## JK
==> flow/design.v (excerpt) <==
module battle_ship(
      input wire clk,			 
      input wire clr,
      input wire btnU,
      input wire btnD,
      input wire btnR,
      input wire btnL,
      input wire sel,
	    input sw,
      output wire [2:0] red,	 
      output wire [2:0] green,   
      output wire [1:0] blue,	     
      output wire [3:0] an,
      output wire [7:0] seg,
      output wire hsync,		 
      output wire vsync			 
	);
	wire clock_4Hz = clk;
	wire clock_25Mhz = clk;
	wire turn;
	wire phase;
  wire finish;
	wire [27: 0] pships;
	wire [27: 0] cships;
  wire [27: 0] c_curr_guess;
  wire [27: 0] p_curr_guess;
	assign cships = 28'b1000000100010000000000010000;
	wire db_btnR;
	wire db_btnL;
	wire db_btnU;
	wire db_btnD;
	wire db_btnSel;
	wire db_btnRst;
	debouncer db_r(
    .clk (clock_4Hz),
		.rst (clr),
    .btn_in (btnR),
    .btn_out (db_btnR)
	);
	debouncer db_l(
		.clk (clock_4Hz),
		.rst (clr),
		.btn_in (btnL),
		.btn_out (db_btnL)
	);
	debouncer db_u(
		.clk (clock_4Hz),
		.rst (clr),
		.btn_in (btnU),
		.btn_out (db_btnU)
	);
	debouncer db_d(
		.clk (clock_4Hz),
		.rst (clr),
		.btn_in (btnD),
		.btn_out (db_btnD)
	);
	debouncer db_sel(
		.clk (clock_4Hz),
		.rst (clr),
		.btn_in (sel),
		.btn_out (db_btnSel)
	);
	assign db_btnRst = clr;
	wire [27:0] cguess;
	wire [27:0] pguess;
	vga640x480 myDisplay(
		.clk(clock_25Mhz),
		.rst(clr),
		.phase(phase),
    .finish (finish),
		.cships(cships),
		.pships(pships),
		.hsync(hsync),
		.vsync(vsync),
		.cguess(cguess),
		.pguess(pguess),
		.red(red),
		.green(green),
		.blue(blue)
	);
  ...
For scale: ~240 flip-flops, ~30 I/O pins, roughly 0.014 mm^2 of cells after synthesis.
clock: 3.9 ns
lec_check: 0
abc_area: 1
cap_margin: 20
core_margin: 2
core_utilization: 72
cts_cluster_diameter: 204
cts_cluster_size: 20
place_density_lb_addon: 0.25
slew_margin: 20
run.sh (not shown) runs the stock make flow with config.mk's settings and CLKGATE_MAP_FILE=.
JK: aborted in 4_1_cts (tool error)
The inputs of MS differ from those of JK as listed below.
==> flow/config.mk <==
export PLATFORM = sky130hd
export DESIGN_NAME = battle_ship
export DESIGN_NICKNAME = battle_ship
export VERILOG_FILES = /design/flow/design.v
export SDC_FILE = /design/flow/constraint.sdc
export NUM_CORES = 4
export LEC_CHECK = 0
export CAP_MARGIN = 20
export CORE_MARGIN = 2
export CORE_UTILIZATION = 59
export SLEW_MARGIN = 20
==> flow/constraint.sdc <==
create_clock -name core_clock -period 5.4 [get_ports {clk}]
set_input_delay 1.0800 -clock core_clock [delete_from_list [all_inputs] [get_ports {clk}]]
set_output_delay 1.0800 -clock core_clock [all_outputs]
set_load 0.01 [all_outputs]
==> results <==
- On xor/xnor cell area share of the yosys netlist: MS sits above JK.
- Higher die outline width goes to MS over JK.
- Yosys-reported design area after synthesis: JK vs MS, no meaningful difference
- The flow did not stop early for MS: all stages ran, and the layout cleared the timing, design-rule and antenna checks.
- Of MS and JK, it is MS that has the lower total placed cells including tap cells.
- Netlist area before placement: MS vs JK, no meaningful difference
What AL does differently from MS at the input level:
-- flow/config.mk --
<<< MS, line 7
export LEC_CHECK = 0
export CAP_MARGIN = 20
export CORE_MARGIN = 2
export CORE_UTILIZATION = 59
export SLEW_MARGIN = 20
>>> AL, line 7
export LEC_CHECK = 0
export ABC_AREA = 1
export CAP_MARGIN = 20
export CORE_MARGIN = 2
export CORE_UTILIZATION = 72
export SLEW_MARGIN = 20
==> flow/constraint.sdc <==
create_clock -name core_clock -period 6.63 [get_ports {clk}]
set_input_delay 1.3260 -clock core_clock [delete_from_list [all_inputs] [get_ports {clk}]]
set_output_delay 1.3260 -clock core_clock [all_outputs]
set_load 0.01 [all_outputs]
- Area after synthesis delta (MS -> AL): insignificant
- MS and AL ended up with nearly the same clock skew.
- Between MS and AL, count of inserted tapcells decreased.
- [diff] power, AL relative to MS: improvement
- Compared with MS, AL shows final worst-path setup slack lower by 0.33 ns.
- Lower post-layout utilization of the core was reported by MS, not AL.
- Sort MS and AL by internal power component asc -> top: AL
Here is what was changed in the inputs of TR compared with AL.
-- flow/config.mk --
<<< AL, line 7
export LEC_CHECK = 0
export ABC_AREA = 1
export CAP_MARGIN = 20
export CORE_MARGIN = 2
export CORE_UTILIZATION = 72
export SLEW_MARGIN = 20
>>> TR, line 7
export LEC_CHECK = 0
export CAP_MARGIN = 20
export CORE_MARGIN = 2
export CORE_UTILIZATION = 40
export SLEW_MARGIN = 20
==> flow/constraint.sdc <==
create_clock -name core_clock -period 10.0 [get_ports {clk}]
set_input_delay 2.0000 -clock core_clock [delete_from_list [all_inputs] [get_ports {clk}]]
set_output_delay 2.0000 -clock core_clock [all_outputs]
set_load 0.01 [all_outputs]
### Flow results
TR: flow completed, timing, DRC and antenna clean
Relative to AL, the combinational-cell power consumption of TR is lower by about 30%.
Against AL, TR reports a starting density of the core that is lower.
Compare AL and TR | share of the final layout cell area in multi-input gates lower: AL
Cmp AL and TR / hold slack / higher: TR
Between AL and TR, core utilization is lower for TR, AL comes in above that.
Between AL and TR, die outline width is higher for TR, AL comes in under that.
Initial antenna violation count came out exactly the same in AL and TR.
Note that the total routed wirelength recorded for TR amounts to 1.15 times the value seen in AL.
Taking AL as the reference, in TR die size went up by 78%, chip area estimate from yosys synthesis saw little to no change.
Setup changes, TR to PW
-- flow/config.mk --
<<< TR, line 7
export LEC_CHECK = 0
export CAP_MARGIN = 20
export CORE_MARGIN = 2
export CORE_UTILIZATION = 40
export SLEW_MARGIN = 20
>>> PW, line 7
export LEC_CHECK = 0
export ABC_AREA = 1
export CAP_MARGIN = 35
export CORE_ASPECT_RATIO = 1.54
export CORE_MARGIN = 2
export CORE_UTILIZATION = 40
export CTS_CLUSTER_SIZE = 88
export GPL_ROUTABILITY_DRIVEN = 0
export GPL_TIMING_DRIVEN = 0
export PLACE_DENSITY_LB_ADDON = 0.3
export SLEW_MARGIN = 20
export TNS_END_PERCENT = 70
Results
Comparing PW and TR, the higher delay contributed by the slowest stage of the critical path is on TR. | total power after layout | PW vs TR | 6.4% lower |. PW -> TR: chip area line of the yosys report flat. PW ends up with lower all-layer global routing usage than TR does. Delta(headroom to the max-slew limit, PW - TR) > 0. Delta (PW minus TR): count of vias placed by the detailed router now larger, overall die height grew by about 24%.

========
== run 1 ==
battle_ship again, from the RTL that the note above started with.
Design battle_ship, start of the top module:
module battle_ship(
      input wire clk,			 
      input wire clr,
      input wire btnU,
      input wire btnD,
      input wire btnR,
      input wire btnL,
      input wire sel,
	    input sw,
      output wire [2:0] red,	 
      output wire [2:0] green,   
      output wire [1:0] blue,	     
      output wire [3:0] an,
      output wire [7:0] seg,
      output wire hsync,		 
      output wire vsync			 
	);
make LEC_CHECK=0 ABC_AREA=0 CAP_MARGIN=5 CORE_ASPECT_RATIO=1.85 CORE_MARGIN=2 CORE_UTILIZATION=25 CTS_CLUSTER_SIZE=58 GPL_ROUTABILITY_DRIVEN=0 GPL_TIMING_DRIVEN=1 HOLD_SLACK_MARGIN=-0.01 MAX_ROUTING_LAYER=met4 PLACE_DENSITY_LB_ADDON=0.3 SLEW_MARGIN=20 TNS_END_PERCENT=70 finish   # period 4.84 ns
Modified inputs, run 2 compared to run 1
Settings: GPL_ROUTABILITY_DRIVEN no longer set, was 0; MAX_ROUTING_LAYER no longer set, was met4; ABC_AREA no longer set, was 0; HOLD_SLACK_MARGIN no longer set, was -0.01; PLACE_DENSITY_LB_ADDON no longer set, was 0.3; CORE_ASPECT_RATIO no longer set, was 1.85; CTS_CLUSTER_SIZE now 46, was 58; TNS_END_PERCENT no longer set, was 70; CORE_UTILIZATION now 72, was 25; GPL_TIMING_DRIVEN no longer set, was 1; the clock period (ns, I/O delays scaled along) now 6.87, was 4.84.
==> results <==
- Run 2 ended with every stage complete and zero timing, DRC or antenna violations.
- Going from run 1 to run 2, the fraction of the cycle the final worst path needs was found to have gone down by 18 points.
- Max later-pin clock latency in the skew report across run 2 and run 1: run 1
- Wire length reported by the detailed router (run 2 vs. run 1) decreases by more than 10%
- Portion of the layout cell area used by clock cells came out higher on run 2 than on run 1.
- On internal power: between run 2 and run 1, it ends up lower for run 2.
- Looking at global-route wire length before repair, run 2 sits about 14% below run 1.
- A highest metal layer with signal wires of met5 is what run 2 shows, while met4 belongs to run 1.
- Between run 2 and run 1, the clock-pin transition on the worst setup and hold timing paths does not differ in any meaningful way.
- Summary: with run 1 as the reference, total power after layout in run 2 moved down by more than a quarter.
- The upper clock frequency limit in run 2 sits 12% below the value recorded for run 1.
- Number of vias per cell in run 2 vs run 1: up 1.7
For run 3, these inputs were changed with respect to run 2:
Settings: CTS_CLUSTER_SIZE: 46 -> unset; CAP_MARGIN: 5 -> 20; CORE_UTILIZATION: 72 -> 66; the clock period (ns, I/O delays scaled along): 6.87 -> 3.43.
[summary]
[flow] run 3 | stages: complete | final checks: fail | reason: setup timing. Number of design rule violations left after detail routing: run 3 vs run 2 identical. Compared with run 2, run 3 shows floorplan die area that has gone up by a little under 10%. Worst setup slack: run 2 and run 3 compared, lower one is run 3. As far as count of library flops with an enable pin goes, run 2 and run 3 are indistinguishable; the numbers are identical. Against run 2, run 3 comes in 5.3 points higher on combinational cell fraction of total power. Per the comparison of run 3 with run 2, switching share of total power higher, area of combinational cells with multiple inputs picked up an extra about 7%. Looking at worst setup path startpoint, the mySelections.seg[4] result is from run 2; the mySelections.seg[3] one comes from run 3.
#### Input delta (run 4 over run 3)
Settings: putting SETUP_SLACK_MARGIN at -0.3 where nothing was set; swapping 3.43 for 3.25 in the clock period (ns, I/O delays scaled along).
==> comparison <==
- Every stage of run 4 finished as expected; the final checks, on the other hand, flagged setup timing, which means the layout fails.
- Run 4 against run 3; standby leakage power is up by a few percent.
- Of run 4 and run 3, the higher flop share of the area belongs to run 3.
- Per the comparison of run 4 with run 3, share of final layout cell area taken by clock buffers and inverters has increased; setup slack shrank by 0.58 ns; ratio of final minimum period to clock period higher.
- As far as arithmetic-cell share of the synthesized area counting full adders, half adders and majority gates goes, run 4 and run 3 are indistinguishable; the numbers are identical.
- [compare] base=run 3 new=run 4: met3 routed wirelength +about 24%; via count grew by 7.1%; hold slack went up by 0.011 ns.
- Summary — utilization, run 4 relative to run 3: higher, by 2.8 points.
Input-level comparison between run 5 and run 4:
Settings: clearing SETUP_SLACK_MARGIN, which used to be -0.3; swapping 66 for 40 in CORE_UTILIZATION; swapping 3.25 for 4.75 in the clock period (ns, I/O delays scaled along).
Results
Run 5 went all the way through synthesis, placement and routing and the layout is clean on timing, DRC and antenna. Total design power in run 5 vs run 4: down 3500 uW. Clock skew for run 5: 0.0043 ns down relative to run 4. The final reports for run 5 and run 4 show proportion of power drawn by the clock network higher in the former. Area: run 5 vs run 4 -> run 5 smaller. Diff run 4 -> run 5: wire length after detailed routing decreased 15000 um; minimum clock period increased 0.079 ns. [run 5] global-route usage fell 23 points relative to run 4. A cell with the largest stage delay on the worst path of sky130_fd_sc_hd__nor2_1 is what run 4 shows, while sky130_fd_sc_hd__dfxtp_1 belongs to run 5. Per the comparison of run 5 with run 4, tightest slew margin relative to the limit up 15 points; pin count of the biggest net entering global routing down about 27%. In run 5, count of filler cells inserted in the layout is higher than in run 4.

========
battle_ship again, from the RTL that the note above started with.
Settings: LEC_CHECK=0, CAP_MARGIN=20, CELL_PAD_IN_SITES_DETAIL_PLACEMENT=2, CELL_PAD_IN_SITES_GLOBAL_PLACEMENT=1, CORE_ASPECT_RATIO=1.69, CORE_MARGIN=4, CORE_UTILIZATION=61, CTS_CLUSTER_DIAMETER=130, CTS_CLUSTER_SIZE=23, GPL_ROUTABILITY_DRIVEN=1, GPL_TIMING_DRIVEN=0, MAX_ROUTING_LAYER=met4, PLACE_DENSITY_LB_ADDON=0.14, SETUP_SLACK_MARGIN=0.22, SLEW_MARGIN=20, TNS_END_PERCENT=5; clock period 3.47 ns.
The baseline aborted during global placement without I/O.
Change:
--- a/flow/config.mk
+++ b/flow/config.mk
@@ -7,4 +7,4 @@
 export LEC_CHECK = 0
-export CAP_MARGIN = 20
-export CELL_PAD_IN_SITES_DETAIL_PLACEMENT = 2
+export CAP_MARGIN = 10
+export CELL_PAD_IN_SITES_DETAIL_PLACEMENT = 1
 export CELL_PAD_IN_SITES_GLOBAL_PLACEMENT = 1
@@ -14,6 +14,6 @@
 export CTS_CLUSTER_DIAMETER = 130
-export CTS_CLUSTER_SIZE = 23
+export CTS_CLUSTER_SIZE = 70
 export GPL_ROUTABILITY_DRIVEN = 1
 export GPL_TIMING_DRIVEN = 0
-export MAX_ROUTING_LAYER = met4
+export MAX_ROUTING_LAYER = met5
 export PLACE_DENSITY_LB_ADDON = 0.14
==> flow/constraint.sdc (replaced) <==
create_clock -name core_clock -period 8.27 [get_ports {clk}]
set_input_delay 1.6540 -clock core_clock [delete_from_list [all_inputs] [get_ports {clk}]]
set_output_delay 1.6540 -clock core_clock [all_outputs]
set_load 0.01 [all_outputs]
Effect: The changed run stopped in global placement. Die area stays the same. Synthesized cell count is unchanged. Synthesized area is unchanged.
Change:
==> flow/config.mk (replaced) <==
export PLATFORM = sky130hd
export DESIGN_NAME = battle_ship
export DESIGN_NICKNAME = battle_ship
export VERILOG_FILES = /design/flow/design.v
export SDC_FILE = /design/flow/constraint.sdc
export NUM_CORES = 4
export LEC_CHECK = 0
export CAP_MARGIN = 20
export CORE_MARGIN = 2
export CORE_UTILIZATION = 33
export SLEW_MARGIN = 20
==> flow/constraint.sdc (replaced) <==
create_clock -name core_clock -period 13.4 [get_ports {clk}]
set_input_delay 2.6800 -clock core_clock [delete_from_list [all_inputs] [get_ports {clk}]]
set_output_delay 2.6800 -clock core_clock [all_outputs]
set_load 0.01 [all_outputs]
Effect:
- With this change the flow completed with no timing, DRC or antenna violations
- synthesized area stays the same
- die area rose by well over a third
- synthesized cell count does not change
Change:
--- a/flow/config.mk
+++ b/flow/config.mk
@@ -9,3 +9,4 @@
 export CORE_MARGIN = 2
-export CORE_UTILIZATION = 33
+export CORE_UTILIZATION = 70
+export CTS_CLUSTER_SIZE = 32
 export SLEW_MARGIN = 20
==> flow/constraint.sdc (replaced) <==
create_clock -name core_clock -period 8.68 [get_ports {clk}]
set_input_delay 1.7360 -clock core_clock [delete_from_list [all_inputs] [get_ports {clk}]]
set_output_delay 1.7360 -clock core_clock [all_outputs]
set_load 0.01 [all_outputs]
The changed run went through all stages and came out clean. Cell area falls by a few percent. Die area drops by well over a third. Synthesized area stays the same. Sequential cell count stays the same. Core utilization rose by 40 points. Hold slack gets better by 0.028 ns. Combinational power went up by well over a third.

========
Starting RTL as in the previous note.
clock: 7.03 ns
lec_check: 0
cap_margin: 5
core_aspect_ratio: 0.85
core_margin: 2
core_utilization: 72
cts_cluster_size: 31
setup_slack_margin: 0.9
slew_margin: 20
Rerun with:
- CAP_MARGIN: 5 -> 20
- CORE_ASPECT_RATIO: 0.85 -> unset
- CORE_UTILIZATION: 72 -> 56
- CTS_CLUSTER_SIZE: 31 -> unset
- SETUP_SLACK_MARGIN: 0.9 -> unset
- clock period: 7.03 -> 5.21 ns (I/O delays scaled with it)
After rerunning: Flip-flop count stays the same. Clock-buffer cell count grows by 11. Power grows by 37%. Worst hold slack is worse by 0.026 ns. Core utilization shrinks by 17 points. Wire length shrinks by 6.1%. Cell count grows by 4.7%. Via count shrinks by 7.4%. Sequential power grows by 35%. Non-clock buffer count grows by 8.
Rerun with:
- CORE_UTILIZATION: 56 -> 71
- CTS_CLUSTER_SIZE: unset -> 46
- clock period: 5.21 -> 7.26 ns (I/O delays scaled with it)
What happened:
- core utilization climbs by 15 points
- die area drops by 21%
- fmax drops by 5.4%
- via count climbs by 5.0%
- synthesized cell count does not change
- wire length climbs by 3.5%
- first-iteration DRC count climbs by 24%
- power drops by 29%
- setup slack gets better by 1.8 ns
- worst hold slack is about the same
- critical path depth is unchanged
Rerun with:
- CORE_UTILIZATION: 71 -> 54
- CTS_CLUSTER_SIZE: 46 -> 61
- clock period: 7.26 -> 5.4 ns (I/O delays scaled with it)
After rerunning:
- sequential share of layout area fell by 0.13 points
- register-to-register slack loses 1.5 ns
- final cell count rose by 3.1%
- setup slack loses 1.5 ns
- synthesized cell count stays the same
- power rose by 30%
- clock skew rose by 0.013 ns
- cell area rose by 0.41%
- die size rose by about 30%
- critical path depth stays the same
Rerun with:
- CORE_UTILIZATION: 54 -> 27
- CTS_CLUSTER_SIZE: 61 -> unset
- clock period: 5.4 -> 4.75 ns (I/O delays scaled with it)
Result: Setup slack degrades by 0.53 ns; clock-buffer cell count drops by 1; sequential power climbs by about 14%; core utilization drops by 29 points.
Rerun with:
- CORE_UTILIZATION: 27 -> 63
- clock period: 4.75 -> 3.97 ns (I/O delays scaled with it)
What happened: Area after synthesis is unchanged. Design area came out higher by 0.60%. Flip-flop count stays the same. Global-route usage went up by 22 points. Total power climbs by 19%. Count of clock-buffer cells in the layout stays the same. Maximum frequency rose by 11%.
Power and IR drop assume default switching activity.
